## system_top
module system_top (
    input  wire         clk, 
    input  wire         rst,
    input  wire         rx,
    output wire         tx,
    input  wire         miso,
    output wire         sclk,
    output wire         mosi,
    output wire         cs_n,
    output wire         nrst_pd,
    output wire [4:0]   pwm_servos,  
    input  wire [4:0]   input_ir,
	output wire [4:0] led_busy,
	output wire         led1, led2
);
clock: 3.25 ns
lec_check: 0
cap_margin: 20
cell_pad_in_sites_global_placement: 2
core_margin: 2
core_utilization: 57
cts_cluster_diameter: 387
gpl_timing_driven: 0
place_density_lb_addon: 0.24
setup_slack_margin: 0.39
slew_margin: 0
run.sh (not shown) runs the stock make flow with config.mk's settings and CLKGATE_MAP_FILE=.
The first run completed and failed the layout checks on negative setup slack.
==> next run, changes <==
==> flow/config.mk (replaced) <==
export PLATFORM = sky130hd
export DESIGN_NAME = system_top
export DESIGN_NICKNAME = system_top
export VERILOG_FILES = /design/flow/design.v
export SDC_FILE = /design/flow/constraint.sdc
export NUM_CORES = 4
export LEC_CHECK = 0
export ABC_AREA = 1
export CAP_MARGIN = 20
export CORE_MARGIN = 2
export CORE_UTILIZATION = 45
export SLEW_MARGIN = 20
==> flow/constraint.sdc (replaced) <==
create_clock -name core_clock -period 6.29 [get_ports {clk}]
set_input_delay 1.2580 -clock core_clock [delete_from_list [all_inputs] [get_ports {clk}]]
set_output_delay 1.2580 -clock core_clock [all_outputs]
set_load 0.01 [all_outputs]
Result:
- With this change the flow completed without violations
- wire length is lower by 14%
- cell count is higher by 16%
- sequential power is lower by 48%
- power is lower by 46%
- clock skew is lower by 0.030 ns
- setup slack is better by 2.3 ns
==> next run, changes <==
--- a/flow/config.mk
+++ b/flow/config.mk
@@ -7,6 +7,5 @@
 export LEC_CHECK = 0
-export ABC_AREA = 1
 export CAP_MARGIN = 20
 export CORE_MARGIN = 2
-export CORE_UTILIZATION = 45
+export CORE_UTILIZATION = 17
 export SLEW_MARGIN = 20
==> flow/constraint.sdc (replaced) <==
create_clock -name core_clock -period 4.8 [get_ports {clk}]
set_input_delay 0.9600 -clock core_clock [delete_from_list [all_inputs] [get_ports {clk}]]
set_output_delay 0.9600 -clock core_clock [all_outputs]
set_load 0.01 [all_outputs]
Wire length decreases by 2.0%.
Final area increases by 3.1%.
Maximum frequency increases by 3.2%.
Critical path depth decreases by 3.
Final cell count increases by 19%.
==> next run, changes <==
--- a/flow/config.mk
+++ b/flow/config.mk
@@ -9,3 +9,4 @@
 export CORE_MARGIN = 2
-export CORE_UTILIZATION = 17
+export CORE_UTILIZATION = 58
+export CTS_CLUSTER_SIZE = 44
 export SLEW_MARGIN = 20
==> flow/constraint.sdc (replaced) <==
create_clock -name core_clock -period 5.39 [get_ports {clk}]
set_input_delay 1.0780 -clock core_clock [delete_from_list [all_inputs] [get_ports {clk}]]
set_output_delay 1.0780 -clock core_clock [all_outputs]
set_load 0.01 [all_outputs]
After rerunning: The new run went through all stages and came out clean; design area is lower by a few percent; count of clock-buffer cells in the layout is higher by 3; synthesized cell count is unchanged; area after synthesis does not change.

* * *

Starting RTL as in the previous note.
## system_top
module system_top (
    input  wire         clk, 
    input  wire         rst,
    input  wire         rx,
    output wire         tx,
    input  wire         miso,
    output wire         sclk,
    output wire         mosi,
    output wire         cs_n,
    output wire         nrst_pd,
    output wire [4:0]   pwm_servos,  
    input  wire [4:0]   input_ir,
	output wire [4:0] led_busy,
	output wire         led1, led2
);
make LEC_CHECK=0 ABC_AREA=1 CAP_MARGIN=20 CELL_PAD_IN_SITES_DETAIL_PLACEMENT=0 CORE_MARGIN=2 CORE_UTILIZATION=72 CTS_CLUSTER_DIAMETER=45 CTS_CLUSTER_SIZE=71 HOLD_SLACK_MARGIN=0.25 MAX_ROUTING_LAYER=met4 PLACE_DENSITY_LB_ADDON=0.01 SETUP_SLACK_MARGIN=0.76 SLEW_MARGIN=20 finish   # period 2.67 ns
The baseline finished with negative setup slack left.
Next try:
==> flow/config.mk (replaced) <==
export PLATFORM = sky130hd
export DESIGN_NAME = system_top
export DESIGN_NICKNAME = system_top
export VERILOG_FILES = /design/flow/design.v
export SDC_FILE = /design/flow/constraint.sdc
export NUM_CORES = 4
export LEC_CHECK = 0
export CAP_MARGIN = 20
export CORE_MARGIN = 2
export CORE_UTILIZATION = 72
export CTS_CLUSTER_DIAMETER = 359
export PLACE_DENSITY_LB_ADDON = 0.01
export SETUP_SLACK_MARGIN = -0.23
export SLEW_MARGIN = 20
After rerunning:
- The changed run finished but fails on negative setup slack
- total power goes down by a few percent
- via count came out lower by about a fifth
- clock-buffer cell count came out higher by 17
- routed wire length shrinks by a quarter to a third
Next try:
--- a/flow/config.mk
+++ b/flow/config.mk
@@ -9,6 +9,3 @@
 export CORE_MARGIN = 2
-export CORE_UTILIZATION = 72
-export CTS_CLUSTER_DIAMETER = 359
-export PLACE_DENSITY_LB_ADDON = 0.01
-export SETUP_SLACK_MARGIN = -0.23
+export CORE_UTILIZATION = 40
 export SLEW_MARGIN = 20
==> flow/constraint.sdc (replaced) <==
create_clock -name core_clock -period 3.2 [get_ports {clk}]
set_input_delay 0.6400 -clock core_clock [delete_from_list [all_inputs] [get_ports {clk}]]
set_output_delay 0.6400 -clock core_clock [all_outputs]
set_load 0.01 [all_outputs]
What happened: With this change the flow produced a clean layout; wire length falls by 13%; cell area drops by about 1.1%; clock skew shrinks by 0.015 ns; flip-flop count stays the same; sequential share of layout area came out higher by 0.54 points; register-to-register slack gains 0.51 ns; setup slack gets better by 0.51 ns; global-route usage decreases by 17 points; final cell count goes up by 10%; synthesized cell count is unchanged; first-iteration DRC count decreases by about 40%.
Next try:
--- a/flow/config.mk
+++ b/flow/config.mk
@@ -9,3 +9,3 @@
 export CORE_MARGIN = 2
-export CORE_UTILIZATION = 40
+export CORE_UTILIZATION = 60
 export SLEW_MARGIN = 20
==> flow/constraint.sdc (replaced) <==
create_clock -name core_clock -period 3.33 [get_ports {clk}]
set_input_delay 0.6660 -clock core_clock [delete_from_list [all_inputs] [get_ports {clk}]]
set_output_delay 0.6660 -clock core_clock [all_outputs]
set_load 0.01 [all_outputs]
=> Synthesized area is unchanged. Setup slack improves by 0.085 ns. Power goes down by 5.8%. Design area drops by 2.6%. Worst hold slack gains 0.063 ns. Combinational power shrinks by 8.6%. Die area fell by 33%. Clock power fell by about 7%. Critical path depth stays the same. Synthesized cell count does not change.
Next try:
--- a/flow/config.mk
+++ b/flow/config.mk
@@ -9,3 +9,5 @@
 export CORE_MARGIN = 2
-export CORE_UTILIZATION = 60
+export CORE_UTILIZATION = 72
+export PLACE_DENSITY_LB_ADDON = 0.01
+export SETUP_SLACK_MARGIN = 1.0
 export SLEW_MARGIN = 20
==> flow/constraint.sdc (replaced) <==
create_clock -name core_clock -period 3.58 [get_ports {clk}]
set_input_delay 0.7160 -clock core_clock [delete_from_list [all_inputs] [get_ports {clk}]]
set_output_delay 0.7160 -clock core_clock [all_outputs]
set_load 0.01 [all_outputs]
Global-route usage is higher by 8.4 points. Wire length is higher by 22%. Combinational power is higher by 10%. Critical path depth increases by 2. Fmax came out lower by about 2.3%. Synthesized area stays the same. First-iteration DRC count grows by 80%. Clock power drops by about 8%. Sequential share of layout area went down by 2.0 points. Count of clock-buffer cells in the layout came out higher by 6.
Power and IR drop assume default switching activity.
